==> job 509: inputs <==
// ARM
module ARM(
	input clk, rst,
	output [32 - 1:0] imem_addr,
	input [32 - 1:0] imem_data,
	output [32 - 1:0] dmem_addr,
	output [32 - 1:0] dmem_wdata,
	output dmem_read,
	output dmem_write,
	input [32 - 1:0] dmem_rdata,
	input dmem_ready
);
export LEC_CHECK = 0
export CAP_MARGIN = 20
export CELL_PAD_IN_SITES_GLOBAL_PLACEMENT = 0
export CORE_MARGIN = 2
export CORE_UTILIZATION = 55
export CTS_CLUSTER_DIAMETER = 380
export PLACE_DENSITY_LB_ADDON = 0.1
export SETUP_SLACK_MARGIN = -0.52
export SLEW_MARGIN = 20
export TNS_END_PERCENT = 5
create_clock -name core_clock -period 18.7 [get_ports {clk}]
run.sh (not shown) runs the stock make flow with config.mk's settings and CLKGATE_MAP_FILE=.
==> inputs of job 8030, as changes to job 509 <==
- ABC_AREA: not set -> 1
- CELL_PAD_IN_SITES_GLOBAL_PLACEMENT: 0 -> not set
- CORE_ASPECT_RATIO: not set -> 0.53
- CORE_UTILIZATION: 55 -> 57
- CTS_CLUSTER_DIAMETER: 380 -> not set
- HOLD_SLACK_MARGIN: not set -> 0.28
- PLACE_DENSITY_LB_ADDON: 0.1 -> not set
- SETUP_SLACK_MARGIN: -0.52 -> 2.82
==> flow/constraint.sdc (replaced) <==
create_clock -name core_clock -period 11.0 [get_ports {clk}]
set_input_delay 2.2000 -clock core_clock [delete_from_list [all_inputs] [get_ports {clk}]]
set_output_delay 2.2000 -clock core_clock [all_outputs]
set_load 0.01 [all_outputs]
==> inputs of job 9739, as changes to job 509 <==
- ABC_AREA: not set -> 1
- CELL_PAD_IN_SITES_GLOBAL_PLACEMENT: 0 -> not set
- CORE_UTILIZATION: 55 -> 72
- CTS_CLUSTER_DIAMETER: 380 -> 362
- CTS_CLUSTER_SIZE: not set -> 31
- HOLD_SLACK_MARGIN: not set -> 0.3
- PLACE_DENSITY_LB_ADDON: 0.1 -> 0.01
- SETUP_SLACK_MARGIN: -0.52 -> 3.59
- SLEW_MARGIN: 20 -> 35
- TNS_END_PERCENT: 5 -> not set
==> flow/constraint.sdc (replaced) <==
create_clock -name core_clock -period 13.1 [get_ports {clk}]
set_input_delay 2.6200 -clock core_clock [delete_from_list [all_inputs] [get_ports {clk}]]
set_output_delay 2.6200 -clock core_clock [all_outputs]
set_load 0.01 [all_outputs]
==> qor summary <==
| item | job 9739 | job 509 | job 8030 |
|---|---|---|---|
| Syn Std Cell Area | 0.0595 sq mm | 0.0587 sq mm | 0.0595 sq mm |
| Estimated wirelength of the detail-placed design | 181000 microns | 202000 microns | 244000 microns |
| Cell count after synthesis | 8579 | 7134 | 8579 |
| Post-synthesis share of cell area spent on and-or and or-and gates | 19.4% | 28.4% | 19.4% |
| Number of buffers inserted during clock tree synthesis | 34 | 94 | 82 |
| Post-CTS Repair Setup Buffers | 125 | 0 | 138 |
| Placeable core area | 0.0820 sq mm | 0.106 sq mm | 0.104 sq mm |
| Xor/xnor cell area share of the yosys netlist | 0.930% | 2.46% | 0.930% |
| Nets in the synthesized netlist | 8781 | 7336 | 8781 |
| Library cells used by synthesis | 71 | 124 | 71 |
| Avg Synthesized Cell Area | 6.93 sq um | 8.23 sq um | 6.93 sq um |
| Yosys stat cell total | 8579 | 7134 | 8579 |
| Share of synthesized cell area in and, or, nand and nor gates | 27.8% | 19.0% | 27.8% |
| Die Span X | 291 microns | 331 microns | 448 microns |
| Post-Place Cell Area | 0.0659 sq mm | 0.0653 sq mm | 0.0717 sq mm |
| MUX share of area | 0% | 3.64% | 0% |
| Chip area | 0.0849 sq mm | 0.109 sq mm | 0.107 sq mm |
| Maximum level of the CTS H-tree | 2 | 3 | 3 |
| GP Congestion | 1.27 | 1.11 | 1.21 |
| Post-synth top area share | 20.4% | 20.6% | 20.4% |
| Area figure in the yosys stat output | 0.0595 sq mm | 0.0587 sq mm | 0.0595 sq mm |
| Resized cells post-CTS | 464 | 0 | 803 |
| Floorplan-stage core utilization | 72.6% | 55.6% | 57.3% |
| Run status | stopped before the end | failed layout checks | stopped before the end |
| Stage where the flow stopped | 5_1_grt | - | 5_1_grt |
| Layout check failures | - | setup timing | - |
| Worst setup timing slack at the placement stage | -28.7 ps | 77.3 ps | -2500 ps |
| Count of standard-cell rows | 105 | 119 | 86 |

* * *

==> run H: inputs <==
ARM again, from the RTL that the note above started with.
clock: 29.9 ns
lec_check: 0
cap_margin: 20
cell_pad_in_sites_global_placement: 3
core_margin: 3
core_utilization: 26
cts_cluster_diameter: 56
cts_cluster_size: 31
hold_slack_margin: 0.26
max_routing_layer: met4
place_density: 0.52
setup_slack_margin: -0.52
slew_margin: 5
tns_end_percent: 50
==> inputs of run A, as changes to run H <==
==> flow/config.mk (replaced) <==
export PLATFORM = sky130hd
export DESIGN_NAME = ARM
export DESIGN_NICKNAME = ARM
export VERILOG_FILES = /design/flow/design.v
export SDC_FILE = /design/flow/constraint.sdc
export NUM_CORES = 4
export LEC_CHECK = 0
export ABC_AREA = 1
export CAP_MARGIN = 20
export CORE_MARGIN = 2
export CORE_UTILIZATION = 57
export SETUP_SLACK_MARGIN = 2.91
export SLEW_MARGIN = 20
export TNS_END_PERCENT = 5
==> flow/constraint.sdc (replaced) <==
create_clock -name core_clock -period 11.4 [get_ports {clk}]
set_input_delay 2.2800 -clock core_clock [delete_from_list [all_inputs] [get_ports {clk}]]
set_output_delay 2.2800 -clock core_clock [all_outputs]
set_load 0.01 [all_outputs]
==> results <==
Synthesized cell count: run A is larger than run H (20%).
Against run H, the area after synthesis of run A is larger by about 1.4%.
Between run H and run A, the lower die area is in run A (gap 120%, measured against run A).
Run H produced a clean layout. Run A failed in 5_1_grt, error GRT-0116.

* * *

==> run a <==
Starting RTL as in the previous note.
==> flow/design.v (excerpt) <==
module ARM(
	input clk, rst,
	output [32 - 1:0] imem_addr,
	input [32 - 1:0] imem_data,
	output [32 - 1:0] dmem_addr,
	output [32 - 1:0] dmem_wdata,
	output dmem_read,
	output dmem_write,
	input [32 - 1:0] dmem_rdata,
	input dmem_ready
);
Settings: LEC_CHECK=0, CAP_MARGIN=20, CELL_PAD_IN_SITES_GLOBAL_PLACEMENT=0, CORE_MARGIN=2, CORE_UTILIZATION=57, CTS_CLUSTER_DIAMETER=380, CTS_CLUSTER_SIZE=15, PLACE_DENSITY_LB_ADDON=0.1, SETUP_SLACK_MARGIN=-0.52, SLEW_MARGIN=20, TNS_END_PERCENT=5; clock period 15.4 ns.
==> run b: changes against run a <==
Settings changed: CELL_PAD_IN_SITES_GLOBAL_PLACEMENT 0 to unset, CORE_UTILIZATION 57 to 53, CTS_CLUSTER_DIAMETER 380 to unset, CTS_CLUSTER_SIZE 15 to unset, PLACE_DENSITY_LB_ADDON 0.1 to unset, SETUP_SLACK_MARGIN -0.52 to 2.92.
==> flow/constraint.sdc (replaced) <==
create_clock -name core_clock -period 11.0 [get_ports {clk}]
set_input_delay 2.2000 -clock core_clock [delete_from_list [all_inputs] [get_ports {clk}]]
set_output_delay 2.2000 -clock core_clock [all_outputs]
set_load 0.01 [all_outputs]
==> results <==
Die Y: run b 337 um; run a 325 um
Area share of fa/ha/maj cells after synthesis: run b 2.92%; run a 2.92%
Multiplexer share of the synthesized area: run b 3.64%; run a 3.64%
Placed cell count: run b 9639; run a 9296
Global placement routability congestion: run b 1.13; run a 1.17
Core Area: run b 0.110 sq mm; run a 0.102 sq mm
AND-OR/OR-AND share of the synthesized area: run b 28.4%; run a 28.4%
Site row count: run b 122; run a 117
Worst setup slack before clock tree synthesis: run b -3.64 ns; run a -1.06 ns
Resize count post-CTS: run b 380; run a 57
Total half-perimeter wirelength after legalization and detailed placement: run b 225 mm; run a 213 mm
Post-CTS Setup Inserts: run b 92; run a 9
TritonCTS Sinks: run b 899; run a 899
DIE AREA: run b 0.113 sq mm; run a 0.106 sq mm
Post-synth cell types: run b 124; run a 124
Number of buffers inserted during clock tree synthesis: run b 95; run a 69
Total placed instance area: run b 0.0718 sq mm; run a 0.0697 sq mm
Horiz. Die Dim: run b 337 um; run a 325 um
Run status: run b did not finish; run a finished with violations
Stage where the flow stopped: run b global routing; run a -
Violated checks: run b -; run a negative setup slack
Pre-placement core utilization: run b 53.3%; run a 57.6%

* * *

==> exp/ember <==
Starting RTL as in the previous note.
clock: 13.3 ns
lec_check: 0
cap_margin: 5
cell_pad_in_sites_detail_placement: 0
cell_pad_in_sites_global_placement: 2
core_margin: 6
core_utilization: 40
cts_cluster_diameter: 286
cts_cluster_size: 89
gpl_routability_driven: 0
hold_slack_margin: 0.08
max_routing_layer: met4
min_routing_layer: met2
place_density: 0.53
slew_margin: 35
tns_end_percent: 10
==> exp/violet (differences from exp/ember) <==
==> flow/config.mk (replaced) <==
export PLATFORM = sky130hd
export DESIGN_NAME = ARM
export DESIGN_NICKNAME = ARM
export VERILOG_FILES = /design/flow/design.v
export SDC_FILE = /design/flow/constraint.sdc
export NUM_CORES = 4
export LEC_CHECK = 0
export CAP_MARGIN = 10
export CELL_PAD_IN_SITES_DETAIL_PLACEMENT = 2
export CELL_PAD_IN_SITES_GLOBAL_PLACEMENT = 2
export CORE_MARGIN = 2
export CORE_UTILIZATION = 40
export CTS_CLUSTER_DIAMETER = 286
export HOLD_SLACK_MARGIN = 0.08
export PLACE_DENSITY = 0.42
export SLEW_MARGIN = 20
==> results.txt <==
run results: status aborted with a tool error, core area 0.146 mm2, die width 387 um, Stopped at 4_1_cts, First Err [ERROR DPL-0033] detailed placement checks failed during check placement., Die Area 0.150 mm2, Core Density at Floorplan 40.3%, Placed Cells 10038, Post-Place Setup Slack -2.53 ns, die height 387 um
Source of the figures above: exp/violet

==> results.txt <==
run results: Stopped at 5_1_grt, Seq/Total Area, Yosys 38.5%, First Err [ERROR GRT-0116] Global routing finished with congestion. Check the congestion regions in the DRC Viewer., die height 395 um, number of flops mapped to enable cells by yosys 8, cell type with the largest total area dfrtn_1, Placed Cells 9958, Post-CTS Resized 79, Cell Type Count 124, Floorplan Nets 7336, die width 395 um, status aborted with a tool error, Core Density at Floorplan 40.3%, core area 0.146 mm2, IO Pins 165, Post-Place Setup Slack -1.95 ns, Die Area 0.156 mm2, met2 usage 72.7%
Source of the figures above: exp/ember


* * *

==> v30 <==
Starting RTL as in the previous note.
export LEC_CHECK = 0
export CAP_MARGIN = 20
export CELL_PAD_IN_SITES_GLOBAL_PLACEMENT = 3
export CORE_MARGIN = 3
export CORE_UTILIZATION = 26
export CTS_CLUSTER_DIAMETER = 51
export HOLD_SLACK_MARGIN = 0.26
export MAX_ROUTING_LAYER = met4
export PLACE_DENSITY_LB_ADDON = 0.06
export SETUP_SLACK_MARGIN = -0.52
export SLEW_MARGIN = 5
create_clock -name core_clock -period 12.9 [get_ports {clk}]
==> inputs of v20, as changes to v30 <==
==> flow/config.mk (replaced) <==
export PLATFORM = sky130hd
export DESIGN_NAME = ARM
export DESIGN_NICKNAME = ARM
export VERILOG_FILES = /design/flow/design.v
export SDC_FILE = /design/flow/constraint.sdc
export NUM_CORES = 4
export LEC_CHECK = 0
export ABC_AREA = 1
export CAP_MARGIN = 20
export CELL_PAD_IN_SITES_GLOBAL_PLACEMENT = 0
export CORE_MARGIN = 2
export CORE_UTILIZATION = 57
export CTS_CLUSTER_DIAMETER = 51
export PLACE_DENSITY_LB_ADDON = 0.1
export SETUP_SLACK_MARGIN = 3.71
export SLEW_MARGIN = 20
export TNS_END_PERCENT = 5
==> flow/constraint.sdc (replaced) <==
create_clock -name core_clock -period 12.6 [get_ports {clk}]
set_input_delay 2.5200 -clock core_clock [delete_from_list [all_inputs] [get_ports {clk}]]
set_output_delay 2.5200 -clock core_clock [all_outputs]
set_load 0.01 [all_outputs]
==> inputs of v10, as changes to v30 <==
==> flow/config.mk (replaced) <==
export PLATFORM = sky130hd
export DESIGN_NAME = ARM
export DESIGN_NICKNAME = ARM
export VERILOG_FILES = /design/flow/design.v
export SDC_FILE = /design/flow/constraint.sdc
export NUM_CORES = 4
export LEC_CHECK = 0
export ABC_AREA = 0
export CAP_MARGIN = 5
export CELL_PAD_IN_SITES_GLOBAL_PLACEMENT = 3
export CORE_MARGIN = 2
export CORE_UTILIZATION = 72
export CTS_CLUSTER_DIAMETER = 235
export CTS_CLUSTER_SIZE = 68
export MAX_ROUTING_LAYER = met4
export MIN_ROUTING_LAYER = met1
export PLACE_DENSITY_LB_ADDON = 0.06
export SETUP_SLACK_MARGIN = 0.05
export SLEW_MARGIN = 20
export TNS_END_PERCENT = 40
==> flow/constraint.sdc (replaced) <==
create_clock -name core_clock -period 21.1 [get_ports {clk}]
set_input_delay 4.2200 -clock core_clock [delete_from_list [all_inputs] [get_ports {clk}]]
set_output_delay 4.2200 -clock core_clock [all_outputs]
set_load 0.01 [all_outputs]
==> inputs of v4, as changes to v30 <==
==> flow/config.mk (replaced) <==
export PLATFORM = sky130hd
export DESIGN_NAME = ARM
export DESIGN_NICKNAME = ARM
export VERILOG_FILES = /design/flow/design.v
export SDC_FILE = /design/flow/constraint.sdc
export NUM_CORES = 4
export LEC_CHECK = 0
export CAP_MARGIN = 20
export CORE_MARGIN = 2
export CORE_UTILIZATION = 29
export CTS_CLUSTER_DIAMETER = 279
export PLACE_DENSITY = 0.9
export SETUP_SLACK_MARGIN = -0.35
export SLEW_MARGIN = 20
export TNS_END_PERCENT = 70
==> flow/constraint.sdc (replaced) <==
create_clock -name core_clock -period 13.3 [get_ports {clk}]
set_input_delay 2.6600 -clock core_clock [delete_from_list [all_inputs] [get_ports {clk}]]
set_output_delay 2.6600 -clock core_clock [all_outputs]
set_load 0.01 [all_outputs]
==> notes <==
v4 finished with setup timing left. v10 never finished: it broke off in 3_1_place_gp_skip_io. v20 ended with an error in 5_1_grt (GRT-0232). v30 finished but fails on setup timing.
In v4 the wire length is smaller than in v30, by 19%.
Between v4 and v30, the lower worst hold slack is in v30 (gap 0.0085 ns).
Between v10 and v20, the lower area after synthesis is in v10 (gap 1.3%, measured against v20).
In v30 the design area is higher than in v4, by 5.0%.
In v30 the first-iteration DRC count is smaller than in v4, by about 40%.

* * *

==> branch nickel: inputs <==
Starting RTL as in the previous note.
export LEC_CHECK = 0
export CAP_MARGIN = 25
export CELL_PAD_IN_SITES_GLOBAL_PLACEMENT = 0
export CORE_MARGIN = 2
export CORE_UTILIZATION = 72
export CTS_CLUSTER_DIAMETER = 29
export CTS_CLUSTER_SIZE = 25
export PLACE_DENSITY_LB_ADDON = 0.01
export SETUP_SLACK_MARGIN = 3.53
export SLEW_MARGIN = 20
create_clock -name core_clock -period 22.3 [get_ports {clk}]
==> branch delta (differences from branch nickel) <==
CAP_MARGIN = 10   (was 25)
CELL_PAD_IN_SITES_DETAIL_PLACEMENT = 2   (was default)
CELL_PAD_IN_SITES_GLOBAL_PLACEMENT = 2   (was 0)
CORE_UTILIZATION = 40   (was 72)
CTS_CLUSTER_DIAMETER = 286   (was 29)
CTS_CLUSTER_SIZE = default   (was 25)
HOLD_SLACK_MARGIN = 0.08   (was default)
MAX_ROUTING_LAYER = met4   (was default)
MIN_ROUTING_LAYER = met2   (was default)
PLACE_DENSITY = 0.42   (was default)
PLACE_DENSITY_LB_ADDON = default   (was 0.01)
SETUP_SLACK_MARGIN = default   (was 3.53)
SLEW_MARGIN = 35   (was 20)
==> flow/constraint.sdc (replaced) <==
create_clock -name core_clock -period 13.3 [get_ports {clk}]
set_input_delay 2.6600 -clock core_clock [delete_from_list [all_inputs] [get_ports {clk}]]
set_output_delay 2.6600 -clock core_clock [all_outputs]
set_load 0.01 [all_outputs]
==> qor summary <==
Run status: branch delta stopped before the end; branch nickel stopped before the end
Stage where the flow stopped: branch delta detailed placement (3_5_place_dp); branch nickel global routing (5_1_grt)
Number of cell rows: branch delta 140; branch nickel 104
Synth Register Bits: branch delta 899; branch nickel 899
Area inside the core boundary: branch delta 146,000 um2; branch nickel 80,700 um2
Die Footprint: branch delta 150,000 um2; branch nickel 83,800 um2
Width of the chip: branch delta 387 um; branch nickel 290 um
Post-synthesis sequential area ratio: branch delta 38.5%; branch nickel 38.5%
Number of instances in the synthesized netlist: branch delta 7,134; branch nickel 7,134
Proportion of register bits with asynchronous set or reset after synthesis: branch delta 99.1%; branch nickel 99.1%
Area share of xor/xnor cells in the synthesized design: branch delta 2.46%; branch nickel 2.46%
Adder Share, Synth: branch delta 2.92%; branch nickel 2.92%
Die outline height: branch delta 387 um; branch nickel 290 um
Area share of the largest cell type after synthesis: branch delta 20.6%; branch nickel 20.6%
Pre-Place Util: branch delta 40.3%; branch nickel 72.8%
Gpl congestion: branch delta 1.35; branch nickel 1.34
Library cell occupying the most area in the post-synthesis netlist: branch delta dfrtn_1; branch nickel dfrtn_1
Compound Share, Synth: branch delta 28.4%; branch nickel 28.4%
Cell variety after synth: branch delta 124; branch nickel 124
Total cell area reported by yosys after synthesis: branch delta 58,700 um2; branch nickel 58,700 um2
